[flow/run.sh]
#!/bin/bash
# the make line also repeats each setting of config.mk as NAME=value (left out here)
make -C /OpenROAD-flow-scripts/flow DESIGN_CONFIG=/design/flow/config.mk WORK_HOME=/design/flow/orfs CLKGATE_MAP_FILE= finish
[flow/config.mk]
export PLATFORM = sky130hd
export DESIGN_NAME = DWT
export DESIGN_NICKNAME = DWT
export VERILOG_FILES = /design/flow/design.v
export SDC_FILE = /design/flow/constraint.sdc
export NUM_CORES = 4
export LEC_CHECK = 0
export CAP_MARGIN = 20
export CORE_MARGIN = 2
export CORE_UTILIZATION = 64
export SLEW_MARGIN = 20
[flow/constraint.sdc]
create_clock -name core_clock -period 3.68 [get_ports {clk}]
set_input_delay 0.7360 -clock core_clock [delete_from_list [all_inputs] [get_ports {clk}]]
set_output_delay 0.7360 -clock core_clock [all_outputs]
set_load 0.01 [all_outputs]
[flow/design.v]
module avg(input clk, input [7:0]p1, input [7:0]p2, output reg [7:0]pout);
wire [7:0] outp;
assign outp = {1'b0 , p1[7:1]} + {1'b0 , p2[7:1]};
always@(posedge clk)
begin
	pout <= outp;
end 
endmodule
module subtract(input clk, input [7:0]p1, input [7:0]p2, output reg [7:0]pout);
wire [8:0] diff = {1'b0, p1} - {1'b0, p2};
wire [7:0] mag = diff[8] ? (8'd0 - diff[7:0]) : diff[7:0];
always@(posedge clk)
begin
	pout <= mag/2;
end 
endmodule
module wavelet_1d (clk ,pixel ,pix_out);
input clk ;
input [63:0] pixel ;
output reg [63:0] pix_out;
wire [63:0]pix_out_inter;
wire [63:0] out_illusion ;
genvar i;
	generate 
		for(i=0;i<4;i=i+1) 
		begin : name
			avg u0 (clk,pixel[16*i+7:16*i], pixel[16*i+15:16*i+8],out_illusion[8*i+7:8*i]);
			subtract u1 (clk,pixel[16*i+7:16*i], pixel[16*i+15:16*i+8],out_illusion[8*i+39:8*i+32]);
		end
	endgenerate 
	assign pix_out_inter = {out_illusion[31:0],out_illusion[63:32]};
always@(posedge clk)
	begin
		pix_out <= pix_out_inter;
	end
endmodule
module wavelet_2d (clk ,pixel_out1, pixel_out2 ,pixelcol_out1,pixelcol_out2,dwt_valid);
input clk ;
input [63:0] pixel_out1, pixel_out2 ;
output reg [63:0] pixelcol_out1,pixelcol_out2;
output reg dwt_valid;
wire [63:0]pixelcol1_inter,pixelcol2_inter;
wire [63:0] out_illusion20 ;
wire [63:0] out_illusion21;
genvar j;
	generate 
		for(j=0;j<8;j=j+1) 
		begin : name
			avg u0 (clk,pixel_out1[8*j+7:8*j], pixel_out2[8*j+7:8*j],out_illusion20[8*j+7:8*j]);
			subtract u1 (clk,pixel_out2[8*j+7:8*j], pixel_out1[8*j+7:8*j], out_illusion21[8*j+7:8*j]);
		end
	endgenerate 
	assign pixelcol1_inter = out_illusion20;
	assign pixelcol2_inter = out_illusion21;
always@(posedge clk)
	begin
		pixelcol_out1 <= pixelcol1_inter;
		pixelcol_out2 <= pixelcol2_inter;
	   dwt_valid <= 1'b1;
	end
endmodule
module DWT(clk, inp1,inp2,inp3,inp4,inp5,inp6,inp7,inp8, outp1,outp2,outp3,outp4,outp5,outp6,outp7,outp8,dwt_valid);
input clk;
input [63:0]inp1,inp2,inp3,inp4,inp5,inp6,inp7,inp8;
output [63:0] outp1,outp2,outp3,outp4,outp5,outp6,outp7,outp8;
output dwt_valid;
wire [63:0] inp_1d [7:0];
wire [63:0] out_1d [7:0];
wire dwt_valid1, dwt_valid2, dwt_valid3, dwt_valid4;
assign inp_1d [0] = inp1;
assign inp_1d [1] = inp2;
assign inp_1d [2] = inp3;
assign inp_1d [3] = inp4;
assign inp_1d [4] = inp5;
assign inp_1d [5] = inp6;
assign inp_1d [6] = inp7;
assign inp_1d [7] = inp8;
genvar j;
	generate 
		for(j=0;j<8;j=j+1) 
		begin : name
			wavelet_1d u0(clk,inp_1d[j],out_1d[j]);
		end
	endgenerate 
wavelet_2d x1 (clk, out_1d[0],out_1d[1],outp1,outp5,dwt_valid1);
wavelet_2d x2 (clk, out_1d[2],out_1d[3],outp2,outp6,dwt_valid2);
wavelet_2d x3 (clk, out_1d[4],out_1d[5],outp3,outp7,dwt_valid3);
wavelet_2d x4 (clk, out_1d[6],out_1d[7],outp4,outp8,dwt_valid4);
assign dwt_valid = dwt_valid1 && dwt_valid2 && dwt_valid3 && dwt_valid4;
endmodule
==> results of run 1 <==
## layer usage
metal / routed length (um) / track usage [%]
met4: 15100 / 22.0
met3: 14700 / 7.59
met2: 99200 / 52.5
met5: 195 / 0
met1: 78800 / 33.5
## final cells by class
type,instances,area share (%)
multi-input combinational,4930,39.8
sequential,1888,37.5
timing repair buffer,976,9.70
clock buffer,230,4.99
inverter,1160,4.32
tap,1662,2.07
clock inverter,109,1.48
antenna,46,0.114
## per-stage QoR
stage | utilization [%] | instances | hold slack (ns)
after global placement | 73.6 | 10600 | 0.310
after CTS | 78.7 | 11000 | 0.312
after detailed placement | 73.6 | 10600 | 0.312
final | 78.8 | 11000 | 0.314
after floorplan | - | 8076 | 0.310
after global routing | 78.7 | 11000 | 0.316
==> CHANGELOG.md, run 1 <==
### Physical design

* Status: no timing/DRC/antenna violations
* Vias per inst at 5.20
* Worst-path cell chain: clkdlybuf4s50_1
* Reg-to-reg critical path startpoint: name[5].u0.pix_out[40]
* Post-Synth AOI/OAI Area at 12.5%
* CP startpoint: x1.pixelcol_out2[54]
* Comb gate area at 40100 sq um
* Adder Area Share at between 15 and 20%
* Vias in the first global route at slightly below 60000
* Dominant cell by count in the synthesized netlist: dfxtp_1
* Init Core Util at about 65%
* Critical path class: reg -> out
* Largest type area fraction at 45.8%
* Post-synth ARST share at 0%
* Slew @ Worst Pin at about 0.67 ns
* Layout Nets at about 11000
* Slew Viols, Final at 0
* Leak at ~45 nW
* Flip-flops with a built-in enable at 0
* Yosys chip area at 82600 sq um
* GP Congestion at ~0.95
* Post-route design area at a little over 100000 sq um
* Top power group: combinational logic
* Crit path depth at 1
* Most common reg cell: dfxtp_1
* Setup violations, final at 0
* Sequential cell area at around 38000 sq um
* # Max-Cap Violations at 0
* Cell type with the largest total area: dfxtp_1
* Clock Skews at approximately 0.027 ns
* Final Hold Fails at 0
* Worst EP required at roughly 3 ns
* Clock net power at 0.0198 W
* # IOs at a little over 1000
* Post-cts resize count at 0
* Worst R2R End: x3.name[5].u1.pout[6]
* Tot GR Track Use at a little under a third
* Post-synthesis area per instance at 10.3 sq um
* Top cells by count: dfxtp_1, inv_1, ha_1
* Final wirelength at a little over 200 mm
* Slew headroom at a little under three fifths
* Reg2reg setup slack at roughly 1.1 ns
* Chip Area at about 130000 sq um
* Hold-fix buffers, CTS at 0
* Die Wd at ~360 um
* Via count at approximately 57000
* Yosys reg bits at about 1900
* Hold-critical path depth at 0
* CP delay by family, top: buffers and inverters
* Post-CTS Repair Setup Buffers at 0
* Sequential power at 0.0326 W
* Worst-case reg-to-reg path depth at 10
* Period minus WS final at between 2 and 3 ns
* I/O Buffers at 976
* Area Growth Syn to Fin at 21.9%
* Post-Syn Area at 82600 sq um
* Part of the power in registers at roughly 38%
* CTS tree: done
* XOR-XNOR Cells, Area Fraction at approximately a tenth
* # Cells Yosys at about 8000
* Post-synth seq share at 45.8%
* Worst hold path endpoint: name[3].u0.pix_out[35]
* # DRC at 0
* Slowest-stage cell, CP: clkdlybuf4s50_1
* Switching part of the total power at a little over a third
* Clock latency on the worst-skew pair at 0.82 ns
* Startpoint types: register
* Maximum vdd drop at 684 uV
* Comb. pwr at approximately 0.034 W
* CTS Sinks at 1888
* Setup Total Neg Slack at 0 ns
* Combinational power share at between 30% and 40%
* F_max at about 360 MHz
* Dominant comb cell: adder cells
* Critical path capture point type: primary output
* Worst slack at placement at between 0.2 and 0.3 ns
* Design Power at a little under 0.09 W
* Die height at ~360 um
* Simple Share, Synth at under 10%
* Placed cell areas at roughly 94000 sq um
* Net Switching at roughly 0.030 W
* Mux share at less than 1%
* Crit path arrival time at roughly 2 ns
* Core area at roughly 130000 sq um
* CTS max path bufs at 3
* 1st-pass router iterations at 5
* Pwr Density at between 800 and 900 nW/um^2
* Num CTS Buffers at 181
* CP peak stage delay at 0.71 ns
* Fillers at roughly 8400
* Final period utilization at between 70% and 80%
* Critical path buffer and inverter count at 1
* RSZ-0062 raised after global routing: no
* Core Rows at around 130
* Clock power frac at a little under a quarter
* DP HPWL at around 170 mm
* Largest net degree at the start of global routing at 17
* Setup ws final at between 0.9 and 1 ns
* DRT antenna net count at 0
* HP Start: name[3].u0.name[0].u0.pout[3]
* H-tree levels at 4
* Unique cell types at ~50
* DRT iter0 DRCs at 3010
* Cells after Synth at 8029
* CTS root buf: clkbuf_16
* Log Warnings at approximately 460
* Worst Hold Class: reg -> reg
* Global-route wire length before repair at around 310 mm
* Clock-pin slew on the worst setup and hold paths at around 0.060 ns
* Initial antenna violation count at between 60 and 70
* Critical Path End: outp5[54]
* Internal power at around 0.057 W
* Synth top area cells: dfxtp_1, ha_1, xnor2_1
* Synth warn at 5
* GRT overflow at 0
* CP max FO at 1
* WL per Instance at 18.9 um
==> inputs of run 2 (changes only) <==
Settings changed: CORE_UTILIZATION 64 to 66, CTS_CLUSTER_DIAMETER set to 234, MAX_ROUTING_LAYER set to met4, PLACE_DENSITY set to 0.57, SLEW_MARGIN 20 to 10, TNS_END_PERCENT set to 5.
Clock period 3.68 ns to 5.08 ns, I/O delays scaled along.
==> CHANGELOG.md, run 2 <==
### Physical design

* Reg-to-reg critical path startpoint: name[1].u0.pix_out[32] (was name[5].u0.pix_out[40])
* Reg2reg setup slack at 2.52 ns (was 1.12 ns)
* CP delay by family, top: adder cells (was buffers and inverters)
* Final Hold Fails at 0 (unchanged)
* Chip Area at 128000 sq um (was 132000 sq um)
* Simple Share, Synth at 6.46% (unchanged)
* Worst-case reg-to-reg path depth at 10 (unchanged)
* Adder Area Share at 18.1% (unchanged)
* Vias in the first global route at 58700 (was 58400)
* Internal power at 0.0413 W (was 0.0566 W)
* Post-synth seq share at 45.8% (unchanged)
* WL met1 at 78.6 mm (was 78.8 mm)
* Worst R2R End: x1.name[4].u1.pout[6] (was x3.name[5].u1.pout[6])
* Clock Skews at 0.0278 ns (was 0.0271 ns)
* Log Warnings at 462 (was 461)
* Period minus WS final at around 3.1 ns
* Part of the power in registers at 37.3% (was 37.6%)
* I/O Buffers at 976 (unchanged)
* Via count at 57900 (was 57200)
* Setup Total Neg Slack at 0 ns (unchanged)
* GP Congestion at 0.991 (was 0.953)
* Fillers at 7674 (was 8351)
* Worst-path cell chain: clkdlybuf4s50_1 > ha_1 > inv_1 > fa_1 > a211oi_2 > o21bai_1 > a21oi_1 > xor2_1 > a31oi_1 > xnor2_1 (was clkdlybuf4s50_1)
* Yosys chip area at 82600 sq um (unchanged)
* Core Rows at 129 (was 131)
* Clock latency on the worst-skew pair at 0.82 ns (about the same)
* Critical path capture point type: register (was primary output)
* Pwr Density at 627 nW/um^2 (was 861 nW/um^2)
* Startpoint types: primary input (was register)
* CTS tree: done (unchanged)
* Clock net power at 0.0145 W (was 0.0198 W)
* # IOs at 1026 (unchanged)
* Top routing layer in use: met4 (was met5)
* Synth top area cells: dfxtp_1, ha_1, xnor2_1 (unchanged)
* # Max-Cap Violations at 0 (unchanged)
* Final Util at 81.3% (was 78.8%)
* RSZ-0062 raised after global routing: no (unchanged)
* Clock-pin slew on the worst setup and hold paths at 0.06 ns (about the same)
* Vias per inst at 5.26 (was 5.20)
* Critical Path End: name[7].u0.name[0].u1.pout[6] (was outp5[54])
* Core area at 124000 sq um (was 128000 sq um)
* 1st-pass router iterations at 8 (was 5)
* # DRC at 0 (unchanged)
* Worst EP required at 5.78 ns (was 2.94 ns)
* Dominant comb cell: adder cells (unchanged)
* Most common reg cell: dfxtp_1 (unchanged)
* Comb gate area at 40100 sq um (unchanged)
* Top power group: combinational logic (unchanged)
* Post-Syn Area at 82600 sq um (unchanged)
* Final period utilization at 60.9% (was 74.6%)
* GRT overflow at 0 (unchanged)
* Maximum vdd drop at 497 uV (was 684 uV)
* XOR-XNOR Cells, Area Fraction at 10.3% (unchanged)
* Initial antenna violation count at 77 (was 65)
* Tot GR Track Use at 33.1% (was 30.8%)
* Num CTS Buffers at 184 (was 181)
* Sequential cell area at 37800 sq um (unchanged)
* Setup violations, final at 0 (unchanged)
* Flip-flops with a built-in enable at 0 (unchanged)
* Slowest-stage cell, CP: clkdlybuf4s50_1 (unchanged)
* Worst slack at placement at 1.29 ns (was 0.268 ns)
* Leak at 45.5 nW (was 45.4 nW)
* CTS root buf: clkbuf_16 (unchanged)
* Mux share at 0.873% (unchanged)
* F_max at 323 MHz
* Critical path buffer and inverter count at 2 (was 1)
* DRT antenna net count at 0 (unchanged)
* Comb. pwr at 0.0251 W (was 0.0343 W)
* WL met3 at 16.2 mm (was 14.7 mm)
* Hold-fix buffers, CTS at 0 (unchanged)
* CP peak stage delay at 0.57 ns (was 0.71 ns)
* Slew @ Worst Pin at 0.701 ns (was 0.669 ns)
* Placed cell areas at 94000 sq um (was 94100 sq um)
* DP HPWL at 168 mm (was 167 mm)
* Layout Nets at 10800 (about the same)
* Status: no timing/DRC/antenna violations (unchanged)
* HP Start: name[6].u0.name[2].u1.pout[2] (was name[3].u0.name[0].u0.pout[3])
* Critical path class: in -> reg (was reg -> out)
* Sequential power at 0.0235 W (was 0.0326 W)
* Post-Place Cells at 10600 (about the same)
* CP startpoint: inp8[8] (was x1.pixelcol_out2[54])
* Die height at 358 um (was 363 um)
* Top cells by count: dfxtp_1, inv_1, ha_1 (unchanged)
* DRT iter0 DRCs at 3298 (was 3010)
* Crit path depth at 10 (was 1)
* Combinational power share at 39.8% (was 39.5%)
* Layout Cells excl Fill at 11000 (about the same)
* Synth warn at 5 (unchanged)
* Post-cts resize count at 0 (unchanged)
* Worst Hold Class: reg -> reg (unchanged)
* Slew Viols, Final at 0 (unchanged)
* Post-Synth AOI/OAI Area at 12.5% (unchanged)
* Clock power frac at 23.0% (was 22.8%)
* Met2 wire length at 102 mm (was 99.2 mm)
* Unique cell types at 49 (unchanged)
* Slew headroom at 52.9% (was 55.0%)
* Yosys reg bits at 1888 (unchanged)
* H-tree levels at 4 (unchanged)
* Worst hold path endpoint: name[6].u0.pix_out[18] (was name[3].u0.pix_out[35])
* # Cells Yosys at 8029 (unchanged)
* Switching part of the total power at 34.6% (was 34.7%)
* CP max FO at 3 (was 1)
* Post-route design area at 101000 sq um (about the same)
* Init Core Util at 66.6% (was 64.6%)
* Die Wd at 358 um (was 363 um)
* CTS max path bufs at 3 (unchanged)
* CTS Sinks at 1888 (unchanged)
* Final wirelength at 212 mm (was 208 mm)
* WL per Instance at 19.2 um (was 18.9 um)
* Cells after Synth at 8029 (unchanged)
* Net Switching at 0.0219 W (was 0.0301 W)
* Largest net degree at the start of global routing at 17 (unchanged)
* Largest type area fraction at 45.8% (unchanged)
* Hold-critical path depth at 0 (unchanged)
* Post-synthesis area per instance at 10.3 sq um (unchanged)
* Post-synth ARST share at 0% (unchanged)
* Dominant cell by count in the synthesized netlist: dfxtp_1 (unchanged)
* Area Growth Syn to Fin at 22.0% (was 21.9%)
* Global-route wire length before repair at 316 mm (was 314 mm)
* Cell type with the largest total area: dfxtp_1 (unchanged)
* Crit path arrival time at 3.79 ns (was 2.01 ns)
* Setup ws final at 1.98 ns (was 0.935 ns)
* Post-CTS Repair Setup Buffers at 0 (unchanged)
## run 2: layout make-up
type / instances / area share [%]
antenna: 74 / 0.184
clock buffer: 250 / 5.31
clock inverter: 95 / 1.22
inverter: 1160 / 4.32
multi-input combinational: 4930 / 39.7
sequential: 1888 / 37.5
tap: 1637 / 2.03
timing repair buffer: 976 / 9.69
## run 2: metal layers
| layer | vias to the layer above | track usage [%] |
|---|---|---|
| met2 | 1828 | 55.2 |
| met4 | 0 | 21.6 |
| met3 | 641 | 9.07 |
| met1 | 27100 | 34.2 |
| met5 | - | - |
| li1 | 28300 | - |
## run 2: per-stage QoR
step | hold slack [ns] | total power, W
CTS | 0.312 | 0.0632
detailed placement | 0.312 | 0.0483
finish | 0.310 | 0.0632
global route | 0.324 | 0.0666
global placement | 0.310 | 0.0475
floorplan | 0.310 | 0.0387
==> inputs of run 3 (changes only) <==
Settings changed: CORE_UTILIZATION 66 to 40, CTS_CLUSTER_DIAMETER 234 to unset, MAX_ROUTING_LAYER met4 to unset, PLACE_DENSITY 0.57 to unset, SETUP_SLACK_MARGIN set to 0.27, SLEW_MARGIN 10 to 20, TNS_END_PERCENT 5 to unset.
Clock period 5.08 ns to 2.78 ns, I/O delays scaled along.
==> CHANGELOG.md, run 3 <==
### Physical design

* CTS max path bufs at 3 (unchanged)
* Startpoint types: register (was primary input)
* Design Power at 0.116 W (was 0.0632 W)
* Hold-fix buffers, CTS at 0 (unchanged)
* Slowest-stage cell, CP: clkdlybuf4s50_1 (unchanged)
* WL per Instance at 16.5 um (was 19.2 um)
* Layout Nets at 11200 (was 10800)
* Layout Cells excl Fill at 12400 (was 11000)
* Num CTS Buffers at 190 (was 184)
* Simple Share, Synth at 6.46% (unchanged)
* Setup Total Neg Slack at 0 ns (unchanged)
* Net Switching at 0.0390 W (was 0.0219 W)
* I/O Buffers at 976 (unchanged)
* CP startpoint: x1.pixelcol_out1[25] (was inp8[8])
* Setup violations, final at 0 (unchanged)
* Post-synth ARST share at 0% (unchanged)
* Worst Hold Class: reg -> reg (unchanged)
* Crit path arrival time at 1.86 ns (was 3.79 ns)
* Unique cell types at 49 (unchanged)
* CP peak stage delay at 0.58 ns (was 0.57 ns)
* HP Start: name[0].u0.name[1].u1.pout[0] (was name[6].u0.name[2].u1.pout[2])
* Post-synthesis area per instance at 10.3 sq um (unchanged)
* Clock Skews at 0.0479 ns (was 0.0278 ns)
* Initial antenna violation count at 43 (was 77)
* Worst EP required at 2.22 ns (was 5.78 ns)
* Largest type area fraction at 45.8% (unchanged)
* Worst-case reg-to-reg path depth at 10 (unchanged)
* Core area at 205000 sq um (was 124000 sq um)
* Dominant comb cell: adder cells (unchanged)
* DRT iter0 DRCs at 2122 (was 3298)
* Part of the power in registers at 36.9% (was 37.3%)
* Critical Path End: outp1[25] (was name[7].u0.name[0].u1.pout[6])
* 1st-pass router iterations at 5 (was 8)
* Sequential power at 0.0426 W (was 0.0235 W)
* Critical path capture point type: primary output (was register)
* Post-CTS Repair Setup Buffers at 0 (unchanged)
* F_max at between 400 and 500 MHz
* Slew Viols, Final at 0 (unchanged)
* Pwr Density at 1100 nW/um^2 (was 627 nW/um^2)
* Tot GR Track Use at 19.1% (was 33.1%)
* Comb. pwr at 0.0457 W (was 0.0251 W)
* Final period utilization at 86.9% (was 60.9%)
* Global-route wire length before repair at 313 mm (was 316 mm)
* Dominant cell by count in the synthesized netlist: dfxtp_1 (unchanged)
* Worst-path cell chain: clkdlybuf4s50_1 (was clkdlybuf4s50_1 > ha_1 > inv_1 > fa_1 > a211oi_2 > o21bai_1 > a21oi_1 > xor2_1 > a31oi_1 > xnor2_1)
* Reg-to-reg critical path startpoint: name[5].u0.pix_out[0] (was name[1].u0.pix_out[32])
* Clock power frac at 23.6% (was 23.0%)
* Core Rows at 166 (was 129)
* Hold-critical path depth at 0 (unchanged)
* Internal power at 0.0765 W (was 0.0413 W)
* Combinational power share at 39.5% (was 39.8%)
* DP HPWL at 172 mm (was 168 mm)
* # DRC at 0 (unchanged)
* Area Growth Syn to Fin at 27.7% (was 22.0%)
* H-tree levels at 4 (unchanged)
* Cell type with the largest total area: dfxtp_1 (unchanged)
* Top cells by count: dfxtp_1, inv_1, ha_1 (unchanged)
* DRT antenna net count at 0 (unchanged)
* Leak at 47.7 nW (was 45.5 nW)
* Synth top area cells: dfxtp_1, ha_1, xnor2_1 (unchanged)
* Post-Synth AOI/OAI Area at 12.5% (unchanged)
* CP delay by family, top: buffers and inverters (was adder cells)
* Most common reg cell: dfxtp_1 (unchanged)
* Top power group: combinational logic (unchanged)
* Log Warnings at 459 (was 462)
* CTS tree: done (unchanged)
* Clock net power at 0.0272 W (was 0.0145 W)
* Adder Area Share at 18.1% (unchanged)
* Vias per inst at 4.59 (was 5.26)
* Flip-flops with a built-in enable at 0 (unchanged)
* # IOs at 1026 (unchanged)
* Critical path class: reg -> out (was in -> reg)
* Synth warn at 5 (unchanged)
* # Max-Cap Violations at 0 (unchanged)
* Maximum vdd drop at 779 uV (was 497 uV)
* GRT overflow at 0 (unchanged)
* Cells after Synth at 8029 (unchanged)
* Init Core Util at 40.3% (was 66.6%)
* Reg2reg setup slack at 0.43 ns (was 2.52 ns)
* RSZ-0062 raised after global routing: no (unchanged)
* Clock latency on the worst-skew pair at 0.83 ns (was 0.82 ns)
* # Cells Yosys at 8029 (unchanged)
* Status: no timing/DRC/antenna violations (unchanged)
* Crit path depth at 1 (was 10)
* Die Wd at 458 um (was 358 um)
* Post-Place Cells at 12100 (was 10600)
* Post-Syn Area at 82600 sq um (unchanged)
* Slew headroom at 57.0% (was 52.9%)
* CTS Sinks at 1888 (unchanged)
* Yosys reg bits at 1888 (unchanged)
* Post-synth seq share at 45.8% (unchanged)
* Final Hold Fails at 0 (unchanged)
* CTS root buf: clkbuf_16 (unchanged)
* Critical path buffer and inverter count at 1 (was 2)
* Period minus WS final at between 2 and 2.5 ns
* Clock-pin slew on the worst setup and hold paths at 0.06 ns (about the same)
* Via count at 57100 (was 57900)
* Largest net degree at the start of global routing at 17 (unchanged)
* CP max FO at 1 (was 3)
* Worst hold path endpoint: name[0].u0.pix_out[8] (was name[6].u0.pix_out[18])
* Die height at 458 um (was 358 um)
* Final wirelength at 206 mm (was 212 mm)
* Slew @ Worst Pin at 0.640 ns (was 0.701 ns)
* Fillers at 18500 (was 7674)
* GP Congestion at 0.931 (was 0.991)
* Switching part of the total power at 33.8% (was 34.6%)
* Vias in the first global route at 57800 (was 58700)
* Mux share at 0.873% (unchanged)
* Worst R2R End: x3.name[0].u1.pout[5] (was x1.name[4].u1.pout[6])
* Chip Area at 210000 sq um (was 128000 sq um)
* Yosys chip area at 82600 sq um (unchanged)
* XOR-XNOR Cells, Area Fraction at 10.3% (unchanged)
## run 3: cell type report
class | instances | area, sq um | share of cell area, %
antenna | 22 | 55.1 | 0.0522
tap | 2688 | 3360 | 3.19
timing repair buffer | 1393 | 12900 | 12.2
clock inverter | 100 | 1450 | 1.37
clock buffer | 254 | 5430 | 5.14
sequential | 1888 | 37800 | 35.8
multi-input combinational | 4930 | 40200 | 38.1
inverter | 1160 | 4350 | 4.13
## run 3: metrics by stage
| step | utilization (%) | setup WS [ns] | hold WS [ns] | instance area (sq um) |
|---|---|---|---|---|
| 2_1_floorplan | - | 0.447 | 0.310 | 82800 |
| 3_3_place_gp | 48.0 | -0.387 | 0.309 | 98500 |
| 3_5_place_dp | 48.0 | -0.410 | 0.312 | 98500 |
| 4_1_cts | 51.4 | 0.271 | 0.293 | 105000 |
| 5_1_grt | 51.5 | 0.270 | 0.301 | 105000 |
| 6_report | 51.5 | 0.364 | 0.290 | 105000 |
## run 3: timing repair
| action | CTS | global route |
|---|---|---|
| pin swaps | 0 | 1 |
| gates resized | 27 | 19 |
| endpoints found under the setup margin | 27 | 46 |
## run 3: per-layer routing
| metal | GRT usage [%] | vias to the layer above | part of all wire [%] |
|---|---|---|---|
| li1 | - | 29100 | - |
| met1 | 20.1 | 26400 | 39 |
| met2 | 35.3 | 1115 | 51 |
| met3 | 2.91 | 454 | 3.7 |
| met4 | 11.8 | 0 | 6.3 |
| met5 | 0 | - | 0 |
==> inputs of run 4 (changes only) <==
Settings changed: CORE_UTILIZATION 40 to 72, CTS_CLUSTER_DIAMETER set to 354, CTS_CLUSTER_SIZE set to 14, HOLD_SLACK_MARGIN set to 0.28, SETUP_SLACK_MARGIN 0.27 to -0.14.
Clock period 2.78 ns to 2.33 ns, I/O delays scaled along.
==> CHANGELOG.md, run 4 <==
### Physical design

* Status: finished with violations (was no timing/DRC/antenna violations)
* Layout Check Failures: negative setup slack
* Fillers at 3948 (was 18500)
* Most common reg cell: dfxtp_1 (unchanged)
* Top power group: combinational logic (unchanged)
* Core Rows at 124 (was 166)
* Setup Total Neg Slack at -31.47 ns (was 0 ns)
* Init Core Util at 72.4% (was 40.3%)
* Final Util at 92.5% (was 51.5%)
* DP HPWL at 195 mm (was 172 mm)
* Log Warnings at 463 (was 459)
* Final wirelength at 298 mm (was 206 mm)
* Largest net degree at the start of global routing at 17 (unchanged)
* I/O Buffers at 976 (unchanged)
* Final Hold Fails at 0 (unchanged)
* Initial antenna violation count at 99 (was 43)
* Simple Share, Synth at 6.46% (unchanged)
* Worst-path cell chain: inv_1 > ha_1 > inv_1 > fa_1 > xnor2_1 > nand3b_1 > o311ai_2 > xor2_1 (was clkdlybuf4s50_1)
* Post-synthesis area per instance at 10.3 sq um (unchanged)
* Startpoint types: register (unchanged)
* Yosys reg bits at 1888 (unchanged)
* Top cells by count: dfxtp_1, inv_1, ha_1 (unchanged)
* CTS Sinks at 1888 (unchanged)
* DRT antenna net count at 0 (unchanged)
* Internal power at 0.0867 W (was 0.0765 W)
* CTS root buf: clkbuf_16 (unchanged)
* # DRC at 0 (unchanged)
* Clock-pin slew on the worst setup and hold paths at 0.07 ns (was 0.06 ns)
* Worst Hold Slack at 0.275 ns (was 0.290 ns)
* Critical path capture point type: register (was primary output)
* CTS max path bufs at 3 (unchanged)
* Yosys chip area at 82600 sq um (unchanged)
* Part of the power in registers at 36.8% (was 36.9%)
* Layout Cells excl Fill at 11600 (was 12400)
* WL per Instance at 25.7 um (was 16.5 um)
* F_max at roughly 270 MHz
* Post-synth ARST share at 0% (unchanged)
* H-tree levels at 4 (unchanged)
* HP Start: name[7].u0.name[0].u1.pout[4] (was name[0].u0.name[1].u1.pout[0])
* Critical path buffer and inverter count at 2 (was 1)
* CTS tree: done (unchanged)
* Vias in the first global route at 72000 (was 57800)
* GP Congestion at 1.01 (was 0.931)
* # Max-Cap Violations at 0 (unchanged)
* Crit path depth at 8 (was 1)
* Net Switching at 0.0559 W (was 0.0390 W)
* Post-Synth AOI/OAI Area at 12.5% (unchanged)
* Post-synth seq share at 45.8% (unchanged)
* Largest type area fraction at 45.8% (unchanged)
* Setup violations, final at 198 (was 0)
* Clock net power at 0.0238 W (was 0.0272 W)
* Worst Hold Class: reg -> reg (unchanged)
* Vias per inst at 6.09 (was 4.59)
* CP delay by family, top: AND-OR/OR-AND gates (was buffers and inverters)
* Slew Viols, Final at 0 (unchanged)
* Hold-fix buffers, CTS at 0 (unchanged)
* Num CTS Buffers at 152 (was 190)
* Crit path arrival time at 4.36 ns (was 1.86 ns)
* Worst-case reg-to-reg path depth at 8 (was 10)
* Leak at 48.7 nW (was 47.7 nW)
* Worst path most repeated cell: inv_1
* # IOs at 1026 (unchanged)
* Synth warn at 5 (unchanged)
* RSZ-0062 raised after global routing: yes (was no)
* Clock Skews at 0.0508 ns (was 0.0479 ns)
* Final period utilization at 160% (was 86.9%)
* Worst EP required at 2.95 ns (was 2.22 ns)
* Tot GR Track Use at 44.8% (was 19.1%)
* Global-route wire length before repair at 405 mm (was 313 mm)
* Unique cell types at 49 (unchanged)
* Maximum vdd drop at 1060 uV (was 779 uV)
* Sequential power at 0.0525 W (was 0.0426 W)
* DRT iter0 DRCs at 7743 (was 2122)
* Dominant cell by count in the synthesized netlist: dfxtp_1 (unchanged)
* Layout Nets at 11600 (was 11200)
* Pwr Density at 1350 nW/um^2 (was 1100 nW/um^2)
* Critical path class: reg -> reg (was reg -> out)
* Worst slack at placement at -0.804 ns (was -0.410 ns)
* Chip Area at 117000 sq um (was 210000 sq um)
* Post-Syn Area at 82600 sq um (unchanged)
* Reg-to-reg critical path startpoint: name[5].u0.pix_out[24] (was name[5].u0.pix_out[0])
* Slew headroom at 11.0% (was 57.0%)
* Combinational power share at 46.5% (was 39.5%)
* Reg2reg setup slack at -1.41 ns (was 0.43 ns)
* Slowest-stage cell, CP: o311ai_2 (was clkdlybuf4s50_1)
* Mux share at 0.873% (unchanged)
* Worst hold path endpoint: name[7].u0.pix_out[4] (was name[0].u0.pix_out[8])
* Dominant comb cell: adder cells (unchanged)
* Slew @ Worst Pin at 1.33 ns (was 0.640 ns)
* Die Wd at 343 um (was 458 um)
* CP max FO at 3 (was 1)
* Cells after Synth at 8029 (unchanged)
* Clock power frac at 16.7% (was 23.6%)
* Setup ws final at -1.41 ns (was 0.364 ns)
* Worst R2R End: x3.name[3].u1.pout[5] (was x3.name[0].u1.pout[5])
* Hold-critical path depth at 0 (unchanged)
* XOR-XNOR Cells, Area Fraction at 10.3% (unchanged)
* GRT overflow at 0 (unchanged)
* Core area at 114000 sq um (was 205000 sq um)
* Via count at 70700 (was 57100)
* Post-Place Cells at 11400 (was 12100)
* Critical Path End: x3.name[3].u1.pout[5] (was outp1[25])
* # Cells Yosys at 8029 (unchanged)
* 1st-pass router iterations at 12 (was 5)
* Synth top area cells: dfxtp_1, ha_1, xnor2_1 (unchanged)
* CP startpoint: name[5].u0.pix_out[24] (was x1.pixelcol_out1[25])
* Cell type with the largest total area: dfxtp_1 (unchanged)
* Area Growth Syn to Fin at 27.8% (was 27.7%)
* CP peak stage delay at 1.26 ns (was 0.58 ns)
* Clock latency on the worst-skew pair at 0.83 ns (about the same)
* Switching part of the total power at 39.2% (was 33.8%)
* Comb. pwr at 0.0663 W (was 0.0457 W)
* Period minus WS final at about 3.7 ns
* Adder Area Share at 18.1% (unchanged)
* Flip-flops with a built-in enable at 0 (unchanged)
* Die height at 343 um (was 458 um)
[run 4: cell type report]
class | count | area (sq um) | area share, %
antenna | 76 | 190 | 0.180
clock buffer | 160 | 3990 | 3.78
clock inverter | 8 | 85.1 | 0.0806
inverter | 1160 | 4350 | 4.13
multi-input combinational | 4930 | 40700 | 38.6
sequential | 1888 | 37800 | 35.8
tap | 1512 | 1890 | 1.79
timing repair buffer | 1871 | 16500 | 15.6
[run 4: metrics by stage]
| stage | area (sq um) | total power, W |
|---|---|---|
| 6_report | 106000 | 0.143 |
| 5_1_grt | 105000 | 0.147 |
| 4_1_cts | 105000 | 0.136 |
| 3_5_place_dp | 101000 | 0.110 |
| 3_3_place_gp | 101000 | 0.106 |
| 2_1_floorplan | 82800 | 0.0843 |
[run 4: what timing repair did]
item | CTS | global route
pin swaps | 0 | 16
endpoints found under the setup margin | 27 | 112
setup buffers | 0 | 4
gates resized | 12 | 112
[run 4: metal layers]
metal	global-route usage, %	vias to the layer above	routed length, um
met1	43.6	33000	91900
met3	14.2	2313	34900
met5	0.721	-	617
met4	40.6	56	34700
met2	76.1	5331	136000
li1	-	30000	-
==> inputs of run 5 (changes only) <==
Settings changed: ABC_AREA set to 1, CORE_ASPECT_RATIO set to 1.32, CORE_UTILIZATION 72 to 69, CTS_CLUSTER_DIAMETER 354 to unset, CTS_CLUSTER_SIZE 14 to 100, HOLD_SLACK_MARGIN 0.28 to unset, SETUP_SLACK_MARGIN -0.14 to -0.13, SLEW_MARGIN 20 to 40.
Clock period 2.33 ns to 2.44 ns, I/O delays scaled along.
==> CHANGELOG.md, run 5 <==
### Physical design

* Layout Check Failures: negative setup slack (unchanged)
* Post-synthesis area per instance at 8.27 sq um (was 10.3 sq um)
* Dominant cell by count in the synthesized netlist: nand2_1 (was dfxtp_1)
* DRT antenna net count at 0 (unchanged)
* Yosys chip area at 89900 sq um (was 82600 sq um)
* CTS root buf: clkbuf_16 (unchanged)
* Comb gate area at 44200 sq um (was 40700 sq um)
* Sequential cell area at 37800 sq um (about the same)
* Layout Cells excl Fill at 14400 (was 11600)
* Worst EP required at 1.95 ns (was 2.95 ns)
* CP delay by family, top: buffers and inverters (was AND-OR/OR-AND gates)
* Yosys reg bits at 1888 (unchanged)
* Post-Place Cells at 14000 (was 11400)
* Combinational power share at 41.4% (was 46.5%)
* WL met1 at 89.8 mm (was 91.9 mm)
* HP Start: name[6].u0.name[3].u0.pout[2] (was name[7].u0.name[0].u1.pout[4])
* WL met3 at 26.7 mm (was 34.9 mm)
* Vias in the first global route at 79600 (was 72000)
* Clock latency on the worst-skew pair at 0.83 ns (about the same)
* Critical path buffer and inverter count at 1 (was 2)
* Die height at 419 um (was 343 um)
* Hold-critical path depth at 0 (unchanged)
* Fillers at 7148 (was 3948)
* Switching part of the total power at 38.3% (was 39.2%)
* Largest type area fraction at 42.0% (was 45.8%)
* Log Warnings at 461 (was 463)
* Worst-path cell chain: clkdlybuf4s50_1 (was inv_1 > ha_1 > inv_1 > fa_1 > xnor2_1 > nand3b_1 > o311ai_2 > xor2_1)
* # Max-Cap Violations at 0 (unchanged)
* Setup ws final at -0.106 ns (was -1.41 ns)
* XOR-XNOR Cells, Area Fraction at 5.92% (was 10.3%)
* Synth warn at 5 (unchanged)
* Cell type with the largest total area: dfxtp_1 (unchanged)
* Largest net degree at the start of global routing at 17 (unchanged)
* 1st-pass router iterations at 9 (was 12)
* GP Congestion at 0.994 (was 1.01)
* Synth top area cells: dfxtp_1, ha_1, nand2_1 (was dfxtp_1, ha_1, xnor2_1)
* Adder Area Share at 16.7% (was 18.1%)
* Clock-pin slew on the worst setup and hold paths at 0.07 ns (about the same)
* DP HPWL at 207 mm (was 195 mm)
* Post-route design area at 111000 sq um (was 106000 sq um)
* Leak at 57.4 nW (was 48.7 nW)
* Tot GR Track Use at 39.8% (was 44.8%)
* Period minus WS final at 2.55 ns
* Design Power at 0.132 W (was 0.143 W)
* Met2 wire length at 133 mm (was 136 mm)
* Most common reg cell: dfxtp_1 (unchanged)
* Core Rows at 152 (was 124)
* Maximum vdd drop at 1140 uV (was 1060 uV)
* I/O Buffers at 976 (unchanged)
* Critical path capture point type: primary output (was register)
* Area Growth Syn to Fin at 23.9% (was 27.8%)
* Startpoint types: register (unchanged)
* # DRC at 0 (unchanged)
* GRT overflow at 0 (unchanged)
* # Cells Yosys at 10900 (was 8029)
* Reg2reg setup slack at 0.04 ns (was -1.41 ns)
* Clock net power at 0.0282 W (was 0.0238 W)
* Slowest-stage cell, CP: clkdlybuf4s50_1 (was o311ai_2)
* CP startpoint: x3.pixelcol_out2[10] (was name[5].u0.pix_out[24])
* Top routing layer in use: met5 (unchanged)
* # IOs at 1026 (unchanged)
* Post-synth ARST share at 0% (unchanged)
* Unique cell types at 39 (was 49)
* CTS Sinks at 1888 (unchanged)
* CTS max path bufs at 3 (unchanged)
* Worst Hold Class: reg -> reg (unchanged)
* Part of the power in registers at 37.2% (was 36.8%)
* Global-route wire length before repair at 417 mm (was 405 mm)
* F_max at about 390 MHz
* Clock Skews at 0.0249 ns (was 0.0508 ns)
* Crit path arrival time at 2.06 ns (was 4.36 ns)
* Top power group: combinational logic (unchanged)
* Net Switching at 0.0505 W (was 0.0559 W)
* Cells after Synth at 10900 (was 8029)
* Simple Share, Synth at 19.4% (was 6.46%)
* Post-CTS Repair Setup Buffers at 0 (unchanged)
* CP max FO at 1 (was 3)
* Crit path depth at 1 (was 8)
* Post-Syn Area at 89900 sq um (was 82600 sq um)
* Chip Area at 133000 sq um (was 117000 sq um)
* Via count at 78500 (was 70700)
* DRT iter0 DRCs at 6011 (was 7743)
* Slew @ Worst Pin at 0.650 ns (was 1.33 ns)
* Comb. pwr at 0.0546 W (was 0.0663 W)
* Vias per inst at 5.47 (was 6.09)
* Final wirelength at 274 mm (was 298 mm)
* Worst hold path endpoint: name[6].u0.pix_out[58] (was name[7].u0.pix_out[4])
* Critical path class: reg -> out (was reg -> reg)
* Setup violations, final at 6 (was 198)
* Final period utilization at 104% (was 160%)
* WL per Instance at 19.1 um (was 25.7 um)
* Top cells by count: nand2_1, dfxtp_1, inv_1 (was dfxtp_1, inv_1, ha_1)
* Post-synth seq share at 42.0% (was 45.8%)
* Slew headroom at 56.1% (was 11.0%)
* Worst Hold Slack at 0.312 ns (was 0.275 ns)
* Sequential power at 0.0490 W (was 0.0525 W)
* Dominant comb cell: simple AND/OR/NAND/NOR gates (was adder cells)
* Post-Synth AOI/OAI Area at 6.92% (was 12.5%)
* Core area at 130000 sq um (was 114000 sq um)
* Critical Path End: outp7[10] (was x3.name[3].u1.pout[5])
* Hold-fix buffers, CTS at 0 (unchanged)
* Mux share at 0% (was 0.873%)
* Init Core Util at 69.3% (was 72.4%)
* Die Wd at 318 um (was 343 um)
* CTS tree: done (unchanged)
* Status: finished with violations (unchanged)
* Layout Nets at 14100 (was 11600)
* Placed cell areas at 105000 sq um (was 101000 sq um)
* Final Hold Fails at 0 (unchanged)
* Final Util at 85.9% (was 92.5%)
* Worst-case reg-to-reg path depth at 15 (was 8)
* Clock power frac at 21.4% (was 16.7%)
* Slew Viols, Final at 0 (unchanged)
* Worst R2R End: x2.name[4].u1.pout[5] (was x3.name[3].u1.pout[5])
* CP peak stage delay at 0.63 ns (was 1.26 ns)
* H-tree levels at 4 (unchanged)
* Internal power at 0.0813 W (was 0.0867 W)
* Flip-flops with a built-in enable at 0 (unchanged)
* Initial antenna violation count at 71 (was 99)
* Pwr Density at 1180 nW/um^2 (was 1350 nW/um^2)
* Num CTS Buffers at 170 (was 152)
* Reg-to-reg critical path startpoint: name[3].u0.pix_out[32] (was name[5].u0.pix_out[24])
run 5: area by class of cell:
cell class              instances  area share [%]
repair buffers               1555            12.7
flip-flops and latches       1888            33.9
clock inverters                86           0.992
well taps                    1694            1.90
multi-input cells            6962            39.7
clock buffers                 224            4.30
inverters                    1909            6.43
diodes                         43          0.0966
run 5: metal layers:
layer	vias up	global-route usage, %
met5	-	0
met4	62	31.1
met3	1272	13.0
met2	3785	69.9
met1	36300	38.4
li1	37200	-
run 5: what timing repair did:
| item | 4_1_cts | 5_1_grt |
|---|---|---|
| endpoints found under the setup margin | 0 | 4 |
| resized | 0 | 4 |
| hold endpoints to repair | 0 | 0 |
run 5: through the flow:
stage          setup slack, ns  TNS, ns
2_1_floorplan            0.401        0
3_3_place_gp            -0.425   -27.66
3_5_place_dp            -0.447   -42.69
4_1_cts                -0.0700   -0.173
5_1_grt                 -0.117   -0.593
6_report                -0.106   -0.216
==> inputs of run 6 (changes only) <==
Settings changed: ABC_AREA 1 to unset, CAP_MARGIN 20 to 10, CORE_ASPECT_RATIO 1.32 to unset, CORE_MARGIN 2 to 6, CORE_UTILIZATION 69 to 33, CTS_CLUSTER_SIZE 100 to 76, GPL_ROUTABILITY_DRIVEN set to 0, GPL_TIMING_DRIVEN set to 0, MAX_ROUTING_LAYER set to met5, PLACE_DENSITY set to 0.57, SETUP_SLACK_MARGIN -0.13 to unset, SLEW_MARGIN 40 to 10.
Clock period 2.44 ns to 4.14 ns, I/O delays scaled along.
==> CHANGELOG.md, run 6 <==
### Physical design

* Final Hold Fails at 0 (unchanged)
* CTS tree: done (unchanged)
* Reg2reg setup slack at 1.53 ns (was 0.04 ns)
* Final wirelength at 202 mm (was 274 mm)
* H-tree levels at 4 (unchanged)
* DRT antenna net count at 0 (unchanged)
* Crit path arrival time at 3.67 ns (was 2.06 ns)
* Log Warnings at 458 (was 461)
* Chip Area at 262000 sq um (was 133000 sq um)
* Post-synthesis area per instance at 10.3 sq um (was 8.27 sq um)
* # DRC at 0 (unchanged)
* Met2 wire length at 99.6 mm (was 133 mm)
* Post-synth seq share at 45.8% (was 42.0%)
* Initial antenna violation count at 50 (was 71)
* Global-route wire length before repair at 313 mm (was 417 mm)
* Post-CTS Repair Setup Buffers at 0 (unchanged)
* Adder Area Share at 18.1% (was 16.7%)
* Clock-pin slew on the worst setup and hold paths at 0.06 ns (was 0.07 ns)
* Critical path class: in -> reg (was reg -> out)
* Top cells by count: dfxtp_1, inv_1, ha_1 (was nand2_1, dfxtp_1, inv_1)
* I/O Buffers at 976 (unchanged)
* WL per Instance at 15.8 um (was 19.1 um)
* Post-Syn Area at 82600 sq um (was 89900 sq um)
* Cells after Synth at 8029 (was 10900)
* Via count at 55900 (was 78500)
* Pwr Density at 746 nW/um^2 (was 1180 nW/um^2)
* Combinational power share at 39.0% (was 41.4%)
* Placed cell areas at 96700 sq um (was 105000 sq um)
* Post-route design area at 104000 sq um (was 111000 sq um)
* CP delay by family, top: AND-OR/OR-AND gates (was buffers and inverters)
* Dominant cell by count in the synthesized netlist: dfxtp_1 (was nand2_1)
* Vias per inst at 4.37 (was 5.47)
* Leak at 46.1 nW (was 57.4 nW)
* CTS max path bufs at 3 (unchanged)
* Worst hold path endpoint: x4.pixelcol_out1[52] (was name[6].u0.pix_out[58])
* Worst EP required at 4.77 ns (was 1.95 ns)
* Clock net power at 0.0191 W (was 0.0282 W)
* Yosys chip area at 82600 sq um (was 89900 sq um)
* Critical path buffer and inverter count at 3 (was 1)
* Largest net degree at the start of global routing at 19 (was 17)
* HP Start: x4.name[6].u0.pout[4] (was name[6].u0.name[3].u0.pout[2])
* Critical Path End: name[0].u0.name[3].u1.pout[6] (was outp7[10])
* CTS Sinks at 1888 (unchanged)
* Reg-to-reg critical path startpoint: name[4].u0.pix_out[32] (was name[3].u0.pix_out[32])
* CTS root buf: clkbuf_16 (unchanged)
* CP startpoint: inp1[48] (was x3.pixelcol_out2[10])
* # IOs at 1026 (unchanged)
* Worst Hold Slack at 0.253 ns (was 0.312 ns)
* Slew @ Worst Pin at 0.665 ns (was 0.650 ns)
* 1st-pass router iterations at 5 (was 9)
* CP max FO at 3 (was 1)
* Die height at 512 um (was 419 um)
* # Max-Cap Violations at 0 (unchanged)
* Crit path depth at 11 (was 1)
* Synth top area cells: dfxtp_1, ha_1, xnor2_1 (was dfxtp_1, ha_1, nand2_1)
* Clock latency on the worst-skew pair at 0.87 ns (was 0.83 ns)
* RSZ-0062 raised after global routing: no
* Net Switching at 0.0265 W (was 0.0505 W)
* Internal power at 0.0512 W (was 0.0813 W)
* Top routing layer in use: met5 (unchanged)
* XOR-XNOR Cells, Area Fraction at 10.3% (was 5.92%)
* Core Rows at 183 (was 152)
* Init Core Util at 33.2% (was 69.3%)
* Comb. pwr at 0.0303 W (was 0.0546 W)
* Clock power frac at 24.5% (was 21.4%)
* Simple Share, Synth at 6.46% (was 19.4%)
* Status: no timing/DRC/antenna violations (was finished with violations)
* Yosys reg bits at 1888 (unchanged)
* WL met3 at 10.4 mm (was 26.7 mm)
* Mux share at 0.873% (was 0%)
* Worst-path cell chain: clkdlybuf4s50_1 > inv_1 > ha_1 > inv_1 > fa_1 > a211oi_1 > o21bai_1 > a21oi_1 > xor2_1 > a31oi_1 > xnor2_1 (was clkdlybuf4s50_1)
* WL met1 at 83.4 mm (was 89.8 mm)
* Setup violations, final at 0 (was 6)
* Vias in the first global route at 57900 (was 79600)
* Startpoint types: primary input (was register)
* Setup Total Neg Slack at 0 ns (was -0.216 ns)
* Dominant comb cell: adder cells (was simple AND/OR/NAND/NOR gates)
* Area Growth Syn to Fin at 26.0% (was 23.9%)
* Cell type with the largest total area: dfxtp_1 (unchanged)
* Slew headroom at 55.6% (was 56.1%)
* Layout Nets at 10900 (was 14100)
* Period minus WS final at between 3 and 4 ns
* CP peak stage delay at 0.50 ns (was 0.63 ns)
* Sequential power at 0.0283 W (was 0.0490 W)
* Slowest-stage cell, CP: clkdlybuf4s50_1 (unchanged)
* Worst path most repeated cell: inv_1
* Post-cts resize count at 0 (unchanged)
* Hold-fix buffers, CTS at 0 (unchanged)
* Clock Skews at 0.0803 ns (was 0.0249 ns)
* Part of the power in registers at 36.5% (was 37.2%)
* Core area at 249000 sq um (was 130000 sq um)
* Maximum vdd drop at 481 uV (was 1140 uV)
* Synth warn at 5 (unchanged)
* Final period utilization at 73.6% (was 104%)
* Post-synth ARST share at 0% (unchanged)
* Tot GR Track Use at 14.9% (was 39.8%)
* # Cells Yosys at 8029 (was 10900)
* F_max at about 330 MHz
* Unique cell types at 49 (was 39)
* Critical path capture point type: register (was primary output)
* GRT overflow at 0 (unchanged)
* Largest type area fraction at 45.8% (was 42.0%)
* Die Wd at 512 um (was 318 um)
* DRT iter0 DRCs at 2283 (was 6011)
* Design Power at 0.0777 W (was 0.132 W)
* Worst Hold Class: reg -> reg (unchanged)
* Hold-critical path depth at 0 (unchanged)
* DP HPWL at 166 mm (was 207 mm)
* Most common reg cell: dfxtp_1 (unchanged)
* Flip-flops with a built-in enable at 0 (unchanged)
* Top power group: combinational logic (unchanged)
* Post-Synth AOI/OAI Area at 12.5% (was 6.92%)
* Worst R2R End: x3.name[4].u1.pout[6] (was x2.name[4].u1.pout[5])
* Slew Viols, Final at 0 (unchanged)
* Switching part of the total power at 34.1% (was 38.3%)
* Num CTS Buffers at 204 (was 170)
* Worst-case reg-to-reg path depth at 9 (was 15)
run 6: area by class of cell:
class                           count  area, sq um
Multi-Input combinational cell   4930        40100
Fill cell                       23900       145000
Tap cell                         3330         4170
Clock buffer                      259         5650
Buffer                             98          552
Sequential cell                  1888        37800
Inverter                         1160         4350
Clock inverter                    119         1670
Antenna cell                       33         82.6
Timing Repair Buffer              976         9770
run 6: layer usage:
| metal | vias to the layer above | global-route usage, % |
|---|---|---|
| met4 | 6 | 6.72 |
| met3 | 371 | 3.41 |
| met1 | 25800 | 16.9 |
| met5 | - | 0 |
| met2 | 1158 | 26.5 |
| li1 | 28500 | - |
run 6: stage by stage:
step / cells / util (%) / setup slack (ns)
2_1_floorplan: 8076 / - / 1.53
3_3_place_gp: 12400 / 38.9 / 0.265
3_5_place_dp: 12400 / 38.9 / 0.234
4_1_cts: 12800 / 41.8 / 1.07
5_1_grt: 12800 / 41.9 / 1.06
6_report: 12800 / 41.9 / 1.09
==> inputs of run 7 (changes only) <==
Settings changed: CAP_MARGIN 10 to 20, CORE_MARGIN 6 to 2, CORE_UTILIZATION 33 to 56, CTS_CLUSTER_SIZE 76 to unset, GPL_ROUTABILITY_DRIVEN 0 to unset, GPL_TIMING_DRIVEN 0 to unset, MAX_ROUTING_LAYER met5 to unset, PLACE_DENSITY 0.57 to unset, SLEW_MARGIN 10 to 20.
Clock period 4.14 ns to 2.02 ns, I/O delays scaled along.
==> CHANGELOG.md, run 7 <==
### Physical design

* Num CTS Buffers at 186 (was 204)
* Dominant cell by count in the synthesized netlist: dfxtp_1 (unchanged)
* Net Switching at 0.0624 W (was 0.0265 W)
* Die height at 388 um (was 512 um)
* Top power group: combinational logic (unchanged)
* CTS Sinks at 1888 (unchanged)
* Synth warn at 5 (unchanged)
* Cell type with the largest total area: dfxtp_1 (unchanged)
* Largest net degree at the start of global routing at 17 (was 19)
* Comb gate area at 44900 sq um (was 40100 sq um)
* Area Growth Syn to Fin at 40.6% (was 26.0%)
* Worst-case reg-to-reg path depth at 10 (was 9)
* Log Warnings at 464 (was 458)
* Setup ws final at -0.246 ns (was 1.09 ns)
* Worst path most repeated cell: inv_2 (was inv_1)
* Design Power at 0.177 W (was 0.0777 W)
* Worst hold path endpoint: name[5].u0.name[3].u1.pout[0] (was x4.pixelcol_out1[52])
* Tot GR Track Use at 28.8% (was 14.9%)
* Init Core Util at 56.5% (was 33.2%)
* Worst-path cell chain: inv_2 > ha_4 > inv_2 > fa_2 > a211oi_4 > o21ai_1 > a21oi_2 > o21bai_4 > buf_6 > mux2_2 (was clkdlybuf4s50_1 > inv_1 > ha_1 > inv_1 > fa_1 > a211oi_1 > o21bai_1 > a21oi_1 > xor2_1 > a31oi_1 > xnor2_1)
* CTS max path bufs at 3 (unchanged)
* Core area at 146000 sq um (was 249000 sq um)
* Post-Synth AOI/OAI Area at 12.5% (unchanged)
* Post-synthesis area per instance at 10.3 sq um (unchanged)
* Vias in the first global route at 63500 (was 57900)
* DRT antenna net count at 0 (unchanged)
* Final Util at 79.5% (was 41.9%)
* Flip-flops with a built-in enable at 0 (unchanged)
* Worst Hold Slack at 0.199 ns (was 0.253 ns)
* Internal power at 0.115 W (was 0.0512 W)
* CP peak stage delay at 0.40 ns (was 0.50 ns)
* Fillers at 9508 (was 23900)
* Clock power frac at 20.6% (was 24.5%)
* Critical path class: reg -> reg (was in -> reg)
* Setup violations, final at 116 (was 0)
* Dominant comb cell: adder cells (unchanged)
* Leak at 53.9 nW (was 46.1 nW)
* Most common reg cell: dfxtp_1 (unchanged)
* Layout Nets at 12100 (was 10900)
* Die Wd at 388 um (was 512 um)
* RSZ-0062 raised after global routing: yes (was no)
* # Cells Yosys at 8029 (unchanged)
* Simple Share, Synth at 6.46% (unchanged)
* Period minus WS final at about 2.3 ns
* Initial antenna violation count at 96 (was 50)
* GP Congestion at ~0.97
* Core Rows at 140 (was 183)
* Adder Area Share at 18.1% (unchanged)
* WL per Instance at 18.1 um (was 15.8 um)
* HP Start: inp6[56] (was x4.name[6].u0.pout[4])
* Largest type area fraction at 45.8% (unchanged)
* GRT overflow at 0 (unchanged)
* Hold-critical path depth at 4 (was 0)
* Reg2reg setup slack at -0.25 ns (was 1.53 ns)
* Final Hold Fails at 0 (unchanged)
* CTS root buf: clkbuf_16 (unchanged)
* DP HPWL at 179 mm (was 166 mm)
* Maximum vdd drop at 1120 uV (was 481 uV)
* Clock Skews at 0.0193 ns (was 0.0803 ns)
* CP startpoint: name[7].u0.pix_out[56] (was inp1[48])
* Mux share at 0.873% (unchanged)
* Vias per inst at 4.95 (was 4.37)
* Worst Hold Class: in -> reg (was reg -> reg)
* Comb. pwr at 0.0814 W (was 0.0303 W)
* DRT iter0 DRCs at 2643 (was 2283)
* Synth top area cells: dfxtp_1, ha_1, xnor2_1 (unchanged)
* Cells after Synth at 8029 (unchanged)
* Via count at 62300 (was 55900)
* F_max at 441 MHz
* Final period utilization at 112% (was 73.6%)
* I/O Buffers at 976 (unchanged)
* CP delay by family, top: AND-OR/OR-AND gates (unchanged)
* Clock net power at 0.0366 W (was 0.0191 W)
* Critical path buffer and inverter count at 3 (unchanged)
* Sequential cell area at 38000 sq um (was 37800 sq um)
* # IOs at 1026 (unchanged)
* Chip Area at 151000 sq um (was 262000 sq um)
* Clock-pin slew on the worst setup and hold paths at 0.06 ns (about the same)
* Post-synth ARST share at 0% (unchanged)
* Post-route design area at 116000 sq um (was 104000 sq um)
* Switching part of the total power at 35.2% (was 34.1%)
* Slew @ Worst Pin at 0.560 ns (was 0.665 ns)
* Slowest-stage cell, CP: fa_2 (was clkdlybuf4s50_1)
* Crit path depth at 10 (was 11)
* Top cells by count: dfxtp_1, inv_1, ha_1 (unchanged)
* Critical Path End: x4.name[7].u1.pout[0] (was name[0].u0.name[3].u1.pout[6])
* CTS tree: done (unchanged)
* Part of the power in registers at 33.4% (was 36.5%)
* Unique cell types at 49 (unchanged)
* Startpoint types: register (was primary input)
* Global-route wire length before repair at 339 mm (was 313 mm)
* Post-synth seq share at 45.8% (unchanged)
* XOR-XNOR Cells, Area Fraction at 10.3% (unchanged)
* Final wirelength at 228 mm (was 202 mm)
* Reg-to-reg critical path startpoint: name[7].u0.pix_out[56] (was name[4].u0.pix_out[32])
* # Max-Cap Violations at 0 (unchanged)
* H-tree levels at 4 (unchanged)
* Yosys reg bits at 1888 (unchanged)
* Placed cell areas at 105000 sq um (was 96700 sq um)
* Crit path arrival time at 2.95 ns (was 3.67 ns)
* Sequential power at 0.0593 W (was 0.0283 W)
* Worst EP required at 2.70 ns (was 4.77 ns)
* Combinational power share at 45.9% (was 39.0%)
* Worst slack at placement at -0.944 ns (was 0.234 ns)
* Post-Syn Area at 82600 sq um (unchanged)
* Yosys chip area at 82600 sq um (unchanged)
* Layout Check Failures: negative setup slack
* Clock latency on the worst-skew pair at 0.81 ns (was 0.87 ns)
* 1st-pass router iterations at 7 (was 5)
* # DRC at 0 (unchanged)
* Slew headroom at 62.4% (was 55.6%)
* Worst R2R End: x4.name[7].u1.pout[0] (was x3.name[4].u1.pout[6])
* CP max FO at 3 (unchanged)
* Slew Viols, Final at 0 (unchanged)
* Pwr Density at 1530 nW/um^2 (was 746 nW/um^2)
* Critical path capture point type: register (unchanged)
* Status: finished with violations (was no timing/DRC/antenna violations)
==> run 7: per-stage QoR <==
step / setup TNS (ns) / std cells
floorplan: -0.694 / 8076
global placement: -209.40 / 12100
detailed placement: -230.24 / 12100
CTS: -5.08 / 12500
global route: -23.05 / 12600
finish: -8.96 / 12600
==> run 7: per-layer routing <==
layer	vias up	global-route usage [%]	routed length (um)
met5	-	0	424
met4	64	14.8	12200
met2	1563	50.9	113000
met3	561	7.91	15800
li1	31000	-	-
met1	29100	31.5	86600
==> run 7: cell type report <==
type                    instances  share of cell area, %
repair buffers               2308                   16.7
multi-input cells            4930                   38.7
inverters                    1160                   4.08
clock inverters               113                   1.26
clock buffers                 229                   4.42
diodes                         54                  0.116
well taps                    1917                   2.07
flip-flops and latches       1888                   32.7
==> run 7: what timing repair did <==
item	CTS	global route
gates resized	891	581
setup buffers	34	32
endpoints found under the setup margin	662	428
pin swaps	276	257
hold buffers	0	0
cloned	0	0
==> inputs of run 8 (changes only) <==
Settings changed: CORE_UTILIZATION 56 to 40.
Clock period 2.02 ns to 2.32 ns, I/O delays scaled along.
==> CHANGELOG.md, run 8 <==
### Physical design

* Crit path arrival time at 2.96 ns (was 2.95 ns)
* Comb. pwr at 0.0581 W (was 0.0814 W)
* Leak at 50.9 nW (was 53.9 nW)
* Reg-to-reg critical path startpoint: name[4].u0.pix_out[1] (was name[7].u0.pix_out[56])
* Top cells by count: dfxtp_1, inv_1, ha_1 (unchanged)
* # IOs at 1026 (unchanged)
* I/O Buffers at 976 (unchanged)
* Largest type area fraction at 45.8% (unchanged)
* Final Hold Fails at 0 (unchanged)
* Clock Skews at 0.0267 ns (was 0.0193 ns)
* Post-synth ARST share at 0% (unchanged)
* Setup violations, final at 0 (was 116)
* Vias per inst at 4.53 (was 4.95)
* CP delay by family, top: AND-OR/OR-AND gates (unchanged)
* Clock power frac at 23.3% (was 20.6%)
* CP max FO at 5 (was 3)
* Combinational power share at 40.8% (was 45.9%)
* Critical path class: reg -> reg (unchanged)
* WL per Instance at 16.1 um (was 18.1 um)
* Flip-flops with a built-in enable at 0 (unchanged)
* Hold-fix buffers, CTS at 0 (unchanged)
* Cells after Synth at 8029 (unchanged)
* Die Wd at 458 um (was 388 um)
* Worst Hold Class: reg -> reg (was in -> reg)
* 1st-pass router iterations at 5 (was 7)
* # Max-Cap Violations at 0 (unchanged)
* Post-Synth AOI/OAI Area at 12.5% (unchanged)
* Hold-critical path depth at 0 (was 4)
* Period minus WS final at 2.26 ns (was 2.27 ns)
* Area Growth Syn to Fin at 33.9% (was 40.6%)
* Top power group: combinational logic (unchanged)
* Simple Share, Synth at 6.46% (unchanged)
* Vias in the first global route at 60000 (was 63500)
* # Cells Yosys at 8029 (unchanged)
* Clock-pin slew on the worst setup and hold paths at 0.06 ns (about the same)
* Chip Area at 210000 sq um (was 151000 sq um)
* Core area at 205000 sq um (was 146000 sq um)
* Worst-case reg-to-reg path depth at 8 (was 10)
* Via count at 59100 (was 62300)
* HP Start: x1.name[7].u1.pout[2] (was inp6[56])
* Adder Area Share at 18.1% (unchanged)
* Worst hold path endpoint: x1.pixelcol_out2[58] (was name[5].u0.name[3].u1.pout[0])
* Startpoint types: register (unchanged)
* Final Util at 53.9% (was 79.5%)
* Cell type with the largest total area: dfxtp_1 (unchanged)
* DRT iter0 DRCs at 1934 (was 2643)
* GP Congestion at 0.925 (was 0.967)
* Worst slack at placement at -0.734 ns (was -0.944 ns)
* Slew @ Worst Pin at 0.657 ns (was 0.560 ns)
* Clock latency on the worst-skew pair at 0.82 ns (was 0.81 ns)
* Design Power at 0.142 W (was 0.177 W)
* Init Core Util at 40.3% (was 56.5%)
* Setup ws final at 0.0633 ns (was -0.246 ns)
* Largest net degree at the start of global routing at 17 (unchanged)
* Yosys chip area at 82600 sq um (unchanged)
* DP HPWL at 177 mm (was 179 mm)
* Net Switching at 0.0479 W (was 0.0624 W)
* Yosys reg bits at 1888 (unchanged)
* Maximum vdd drop at 869 uV (was 1120 uV)
* CTS max path bufs at 3 (unchanged)
* Synth top area cells: dfxtp_1, ha_1, xnor2_1 (unchanged)
* Worst R2R End: x3.name[0].u1.pout[0] (was x4.name[7].u1.pout[0])
* RSZ-0062 raised after global routing: yes (unchanged)
* XOR-XNOR Cells, Area Fraction at 10.3% (unchanged)
* Comb gate area at 40600 sq um (was 44900 sq um)
* Status: no timing/DRC/antenna violations (was finished with violations)
* Worst-path cell chain: inv_1 > ha_4 > nor2b_4 > o31a_4 > o31a_1 > o21ai_4 > nand2_2 > mux2_1 (was inv_2 > ha_4 > inv_2 > fa_2 > a211oi_4 > o21ai_1 > a21oi_2 > o21bai_4 > buf_6 > mux2_2)
* Num CTS Buffers at 196 (was 186)
* CP startpoint: name[4].u0.pix_out[1] (was name[7].u0.pix_out[56])
* # DRC at 0 (unchanged)
* Part of the power in registers at 35.9% (was 33.4%)
* Critical path capture point type: register (unchanged)
* Unique cell types at 49 (unchanged)
* Critical path buffer and inverter count at 1 (was 3)
* GRT overflow at 0 (unchanged)
* Most common reg cell: dfxtp_1 (unchanged)
* Dominant cell by count in the synthesized netlist: dfxtp_1 (unchanged)
* CTS Sinks at 1888 (unchanged)
* DRT antenna net count at 0 (unchanged)
* Switching part of the total power at 33.6% (was 35.2%)
* Post-Place Cells at 12600 (was 12100)
* Worst EP required at 3.02 ns (was 2.70 ns)
* Final wirelength at 211 mm (was 228 mm)
* Layout Nets at 11800 (was 12100)
* Post-Syn Area at 82600 sq um (unchanged)
* Die height at 458 um (was 388 um)
* H-tree levels at 4 (unchanged)
* Layout Cells excl Fill at 13100 (was 12600)
* Critical Path End: x3.name[0].u1.pout[0] (was x4.name[7].u1.pout[0])
* Log Warnings at 460 (was 464)
* Slew headroom at 55.8% (was 62.4%)
* Global-route wire length before repair at 320 mm (was 339 mm)
* Reg2reg setup slack at 0.06 ns (was -0.25 ns)
* Mux share at 0.873% (unchanged)
* Slowest-stage cell, CP: o31a_1 (was fa_2)
* CTS root buf: clkbuf_16 (unchanged)
* Clock net power at 0.0332 W (was 0.0366 W)
* Sequential cell area at 37800 sq um (was 38000 sq um)
* Post-synth seq share at 45.8% (unchanged)
* Final period utilization at 97.3% (was 112%)
* Initial antenna violation count at 48 (was 96)
* Sequential power at 0.0511 W (was 0.0593 W)
* Slew Viols, Final at 0 (unchanged)
* Pwr Density at 1290 nW/um^2 (was 1530 nW/um^2)
* Tot GR Track Use at 19.5% (was 28.8%)
* Dominant comb cell: adder cells (unchanged)
* Crit path depth at 8 (was 10)
* Core Rows at 166 (was 140)
* CTS tree: done (unchanged)
* F_max at 443 MHz (was 441 MHz)
* Worst Hold Slack at 0.313 ns (was 0.199 ns)
* Synth warn at 5 (unchanged)
* Fillers at 18100 (was 9508)
* Internal power at 0.0945 W (was 0.115 W)
* CP peak stage delay at 0.35 ns (was 0.40 ns)
* Post-synthesis area per instance at 10.3 sq um (unchanged)
-- run 8: cell type report --
| class | count | share of cell area, % |
|---|---|---|
| inverters | 1160 | 3.94 |
| flip-flops and latches | 1888 | 34.2 |
| diodes | 32 | 0.0724 |
| clock buffers | 265 | 5.13 |
| clock inverters | 99 | 1.21 |
| repair buffers | 1995 | 15.6 |
| multi-input cells | 4930 | 36.8 |
| well taps | 2688 | 3.04 |
-- run 8: timing repair --
| item | in CTS | in global routing |
|---|---|---|
| pin swaps | 8 | 56 |
| buffers inserted | 4 | 9 |
| resized | 165 | 116 |
| setup endpoints to repair | 150 | 95 |
-- run 8: per-stage QoR --
step	TNS [ns]	area (sq um)
2_1_floorplan	0	82800
3_3_place_gp	-121.53	103000
3_5_place_dp	-128.84	103000
4_1_cts	0	110000
5_1_grt	-0.256	111000
6_report	0	111000
-- run 8: metal layers --
metal	global-route usage, %	wire, um	vias up
met1	20.4	81500	27200
met3	3.18	7510	442
met5	0	0	-
met4	12.7	13400	0
li1	-	-	30400
met2	35.9	109000	1086
Power figures rest on the tool's default switching activity, not on a simulated workload.
